Design adc_mul, start of the top module:
module adc_mul                   
(
    input  logic         clk_i,                                                
    input  logic         rst_i,                                                
    input  logic [11:0]  x_i,                                                  
    input  logic [11:0]  y_i,                                                  
    input  logic [11:0]  z_i,                                                  
    output logic [11:0]  fp_o                                                  
); 
    logic [31:0]    x_fp;                                                        
    logic [31:0]    y_fp;                                                        
    logic [31:0]    z_fp;                                                        
    logic [31:0]    mul_o_fp;                                                    
    logic [31:0]    div_o_fp;                                                    
    logic [31:0]    x_ffp;                                                       
    fixed_to_float converter1 (	
								.clk_i	    (clk_i) ,
								.rst_i	    (rst_i) ,
                                .fixed_in   (x_i)  ,
  ...
export LEC_CHECK = 0
export ABC_AREA = 1
export CAP_MARGIN = 25
export CELL_PAD_IN_SITES_DETAIL_PLACEMENT = 1
export CORE_ASPECT_RATIO = 1.48
export CORE_MARGIN = 5
export CORE_UTILIZATION = 18
export CTS_CLUSTER_SIZE = 61
export GPL_ROUTABILITY_DRIVEN = 1
export GPL_TIMING_DRIVEN = 0
export HOLD_SLACK_MARGIN = -0.06
export MIN_ROUTING_LAYER = met2
export PLACE_DENSITY_LB_ADDON = 0.12
export SLEW_MARGIN = 0
create_clock -name core_clock -period 140.0 [get_ports {clk_i}]
run.sh (not shown) runs the stock make flow with config.mk's settings and CLKGATE_MAP_FILE=.
The starting point finished with timing, DRC and antenna clean.
==> next run, changes <==
ABC_AREA = not set   (was 1)
CAP_MARGIN = 20   (was 25)
CORE_MARGIN = 2   (was 5)
CTS_CLUSTER_SIZE = not set   (was 61)
GPL_ROUTABILITY_DRIVEN = not set   (was 1)
HOLD_SLACK_MARGIN = not set   (was -0.06)
MIN_ROUTING_LAYER = not set   (was met2)
PLACE_DENSITY_LB_ADDON = 0.06   (was 0.12)
SETUP_SLACK_MARGIN = -2.0   (was not set)
clock period = 57.6 ns   (was 140.0 ns; I/O delays follow)
After rerunning: This time the run ran to the end with violations: setup timing. Utilization grows by 1.3 points. Die area shrinks by 9.4%. Routed wire length shrinks by 4.3%. Setup slack got worse by 80 ns.
==> next run, changes <==
CELL_PAD_IN_SITES_DETAIL_PLACEMENT = not set   (was 1)
CORE_ASPECT_RATIO = not set   (was 1.48)
CORE_UTILIZATION = 40   (was 18)
GPL_TIMING_DRIVEN = not set   (was 0)
PLACE_DENSITY_LB_ADDON = not set   (was 0.06)
SETUP_SLACK_MARGIN = not set   (was -2.0)
SLEW_MARGIN = 20   (was 0)
clock period = 91.8 ns   (was 57.6 ns; I/O delays follow)
The new run finished with timing, DRC and antenna clean.
Synthesized cell count is unchanged.
Final area is lower by 3.8%.
Routed wire length is lower by 27%.
Global-route usage is higher by 8.9 points.

========
Starting RTL as in the previous note.
// adc_mul
module adc_mul                   
(
    input  logic         clk_i,                                                
    input  logic         rst_i,                                                
    input  logic [11:0]  x_i,                                                  
    input  logic [11:0]  y_i,                                                  
    input  logic [11:0]  z_i,                                                  
    output logic [11:0]  fp_o                                                  
);
clock: 71.3 ns
lec_check: 0
abc_area: 1
cap_margin: 0
core_aspect_ratio: 0.74
core_margin: 2
core_utilization: 72
cts_cluster_diameter: 118
cts_cluster_size: 10
place_density_lb_addon: 0.02
slew_margin: 20
Next try:
- ABC_AREA: 1 -> not set
- CAP_MARGIN: 0 -> 20
- CORE_ASPECT_RATIO: 0.74 -> not set
- CORE_UTILIZATION: 72 -> 58
- CTS_CLUSTER_DIAMETER: 118 -> not set
- CTS_CLUSTER_SIZE: 10 -> not set
- PLACE_DENSITY_LB_ADDON: 0.02 -> not set
- clock period: 71.3 -> 50.2 ns (I/O delays scaled with it)
Effect: This time the run ran to the end with violations: negative setup slack; non-clock buffer count is higher by 1915; synthesized cell count came out lower by about 22%; worst hold slack barely changes; routed wire length came out higher by 9.5%; worst setup slack loses 40000 ps.

========
Starting RTL as in the previous note.
export LEC_CHECK = 0
export CAP_MARGIN = 20
export CELL_PAD_IN_SITES_GLOBAL_PLACEMENT = 1
export CORE_ASPECT_RATIO = 1.79
export CORE_MARGIN = 8
export CORE_UTILIZATION = 56
export CTS_CLUSTER_DIAMETER = 87
export CTS_CLUSTER_SIZE = 98
export GPL_ROUTABILITY_DRIVEN = 0
export HOLD_SLACK_MARGIN = 0.3
export PLACE_DENSITY_LB_ADDON = 0.02
export SLEW_MARGIN = 10
export TNS_END_PERCENT = 25
create_clock -name core_clock -period 95.0 [get_ports {clk_i}]
The starting point completed without violations.
Edit:
==> flow/config.mk (replaced) <==
export PLATFORM = sky130hd
export DESIGN_NAME = adc_mul
export DESIGN_NICKNAME = adc_mul
export VERILOG_FILES = /design/flow/design.v
export SDC_FILE = /design/flow/constraint.sdc
export NUM_CORES = 4
export LEC_CHECK = 0
export CAP_MARGIN = 20
export CELL_PAD_IN_SITES_GLOBAL_PLACEMENT = 1
export CORE_ASPECT_RATIO = 0.5
export CORE_MARGIN = 8
export CORE_UTILIZATION = 40
export CTS_CLUSTER_DIAMETER = 101
export CTS_CLUSTER_SIZE = 98
export HOLD_SLACK_MARGIN = -0.07
export PLACE_DENSITY_LB_ADDON = 0.02
export SLEW_MARGIN = 10
export TNS_END_PERCENT = 15
First-iteration DRC count climbs by 25%.
Fmax climbs by 1.2%.
Via count drops by 2.0%.
Critical path depth drops by 2.
Routed wire length climbs by 7.0%.
Edit:
==> flow/config.mk (replaced) <==
export PLATFORM = sky130hd
export DESIGN_NAME = adc_mul
export DESIGN_NICKNAME = adc_mul
export VERILOG_FILES = /design/flow/design.v
export SDC_FILE = /design/flow/constraint.sdc
export NUM_CORES = 4
export LEC_CHECK = 0
export ABC_AREA = 1
export CAP_MARGIN = 20
export CORE_MARGIN = 2
export CORE_UTILIZATION = 58
export SLEW_MARGIN = 20
==> flow/constraint.sdc (replaced) <==
create_clock -name core_clock -period 77.7 [get_ports {clk_i}]
set_input_delay 15.5400 -clock core_clock [delete_from_list [all_inputs] [get_ports {clk_i}]]
set_output_delay 15.5400 -clock core_clock [all_outputs]
set_load 0.01 [all_outputs]
The changed run went through all stages and came out clean. Synthesized area goes up by 8.1%. Worst setup slack gets better by 0.56 ns. Design area goes up by 2.0%. Synthesized cell count goes up by 28%. Register-to-register slack gets better by 0.56 ns. Hold slack gets worse by 0.013 ns. Final cell count goes up by 14%.

========
== v15 ==
Starting RTL as in the previous note.
Settings: LEC_CHECK=0, CAP_MARGIN=20, CELL_PAD_IN_SITES_DETAIL_PLACEMENT=2, CELL_PAD_IN_SITES_GLOBAL_PLACEMENT=3, CORE_MARGIN=7, CORE_UTILIZATION=40, GPL_TIMING_DRIVEN=0, MAX_ROUTING_LAYER=met5, MIN_ROUTING_LAYER=met2, SETUP_SLACK_MARGIN=5.0, SLEW_MARGIN=15, TNS_END_PERCENT=60; clock period 150.0 ns.
v15 finished every stage and its layout cleared the timing, DRC and antenna checks.
[inputs] v13 vs v15
- SLEW_MARGIN: 15 -> 20
- SETUP_SLACK_MARGIN: 5.0 -> unset
- CORE_MARGIN: 7 -> 2
- MIN_ROUTING_LAYER: met2 -> unset
- CELL_PAD_IN_SITES_DETAIL_PLACEMENT: 2 -> unset
- MAX_ROUTING_LAYER: met5 -> unset
- ABC_AREA: unset -> 1
- CORE_UTILIZATION: 40 -> 64
- GPL_TIMING_DRIVEN: 0 -> unset
- CELL_PAD_IN_SITES_GLOBAL_PLACEMENT: 3 -> unset
- CTS_CLUSTER_SIZE: unset -> 95
- TNS_END_PERCENT: 60 -> 15
- the clock period (ns, I/O delays scaled along): 150.0 -> 37.4
### Flow results
v13: it failed with a tool error in global routing, so there are no final results.
Summary of v13 over v15: area of the placeable core now sits lower, share of synthesized area occupied by flip-flops and latches moved down.
Delta (v13 minus v15): synthesized chip area reported by yosys increased by about 8% relative to the old numbers; count of unique library cells instantiated by Yosys decreased by 44% relative to the old numbers; proportion of synthesized area in mux cells decreased by 4.2 points relative to the old numbers; cell resize tally after clock tree synthesis increased by 336 relative to the old numbers; synthesized netlist cell count increased by 1,821 relative to the old numbers.
v13 vs v15 — area after synthesis climbed by a little under 10%
### v13 -> v7
- clearing TNS_END_PERCENT, which used to be 15
- putting CTS_CLUSTER_DIAMETER at 127 where nothing was set
- clearing CTS_CLUSTER_SIZE, which used to be 95
- swapping 64 for 40 in CORE_UTILIZATION
- putting HOLD_SLACK_MARGIN at 0.19 where nothing was set
- swapping 37.4 for 95.0 in the clock period (ns, I/O delays scaled along)
--- outcome ---
Re adder-cell area share of the yosys netlist: no difference whatsoever between v13 and v7.
Cell area reported after detailed placement went down by more than 10% going from v13 to v7.
Comparing v13 with v7, the buffer levels on the longest clock path came out essentially unchanged.
v7 vs v13, placement-stage worst setup slack went up by 38.25 ns.
Having completed the whole flow, v7 delivered a layout that passed the timing, DRC and antenna checks.
v13 did not finish; a tool error ended it in global routing.
The number of buffers added for setup after CTS of v7 falls short of that of v13 by 259.
Cell total after placement (v7 / v13): 0.871
Per the comparison of v7 with v13, height of the die rose 26%, flop and latch count out of synthesis ~0 delta, floorplan die width saw an increase.
For v33, these inputs were changed with respect to v7:
- an added GPL_ROUTABILITY_DRIVEN of 0
- an added CTS_CLUSTER_SIZE of 98
- an added CELL_PAD_IN_SITES_GLOBAL_PLACEMENT of 1
- a change of CTS_CLUSTER_DIAMETER from 127 to 87
- a change of CORE_UTILIZATION from 40 to 56
- an added TNS_END_PERCENT of 25
- an added CORE_ASPECT_RATIO of 0.5
- a change of CORE_MARGIN from 2 to 8
- a change of HOLD_SLACK_MARGIN from 0.19 to 0.3
- an added PLACE_DENSITY_LB_ADDON of 0.02
- a deleted ABC_AREA that had been 1
- a change of SLEW_MARGIN from 20 to 10
==> results <==
- Diff v7 -> v33: share of synthesized area spent on multiplexers increased 4.2 points; final setup skew increased 0.013 ns.
- Number of placed instances with taps included: v33 < v7
- In the tables for v7 and v33, share of the core filled with cells in the final layout reads higher with v33.
- Summary: wire length of the first global-routing pass, v33 better than v7
- Of the two values seen for cell with the largest stage delay on the worst path, or4_4 was produced by v33 and a2111oi_0 by v7.
- Higher global-route usage goes to v33 over v7.
- v33 ends up with a area of all placed cells without fillers that is about 1.2% lower than in v7.
#### Input delta (v51 over v33)
- changing SLEW_MARGIN from 10 to 20
- changing HOLD_SLACK_MARGIN from 0.3 to 0.27
- removing CORE_ASPECT_RATIO (formerly 0.5)
- removing CTS_CLUSTER_DIAMETER (formerly 87)
- changing TNS_END_PERCENT from 25 to 60
- setting CELL_PAD_IN_SITES_DETAIL_PLACEMENT to 1 for the first time
- removing CELL_PAD_IN_SITES_GLOBAL_PLACEMENT (formerly 1)
- setting MIN_ROUTING_LAYER to met2 for the first time
- removing PLACE_DENSITY_LB_ADDON (formerly 0.02)
- removing GPL_ROUTABILITY_DRIVEN (formerly 0)
- changing CORE_MARGIN from 8 to 2
- changing CORE_UTILIZATION from 56 to 40
- removing CTS_CLUSTER_SIZE (formerly 98)
[summary]
What the final checks of v51 revealed, after a flow that finished every stage, was a layout that fails on capacitance limit, slew limit. v51 vs v33 — floorplan die width dropped by more than 10%. For routed wire length, dividing the value from v33 by the value from v51 gives 0.810. Higher logic depth of the worst path, buffers included was reported by v33, not v51. Summary of v51 over v33: pin count of the biggest net entering global routing now sits higher; number of setup buffers added after CTS now sits higher; global-route wire length before repair now sits higher; setup slack after layout now sits lower. Summary of v51 over v33: met1 routed wirelength after detailed routing lost about 100%, area added between synthesis and finish picked up an extra 2.9 points.
Changes in v32 relative to v51:
- a deleted MIN_ROUTING_LAYER that had been met2
- an added CTS_CLUSTER_SIZE of 98
- an added CTS_CLUSTER_DIAMETER of 101
- a change of HOLD_SLACK_MARGIN from 0.27 to -0.07
- a deleted CELL_PAD_IN_SITES_DETAIL_PLACEMENT that had been 1
- a change of SLEW_MARGIN from 20 to 0
- a change of TNS_END_PERCENT from 60 to 15
- an added CELL_PAD_IN_SITES_GLOBAL_PLACEMENT of 1
- an added CORE_ASPECT_RATIO of 0.5
Findings:
v32 did not stop at any stage, and its layout met the timing, DRC and antenna checks.
Changes observed in v32 relative to v51: number of antenna violations at the first check in global routing shows an increase of 1; shortest clock period the worst path allows after layout shows a reduction of 1.35 ns.
Diff v32..v51 | clock insertion delay at the later pin of the skew report | negligible
In the metrics for v51 and v32, the one carrying the lower number of cells upsized or downsized after cts is v32.
Sequential share of layout area across v51 and v32: no real change.
Setup slack: v32 more than v51
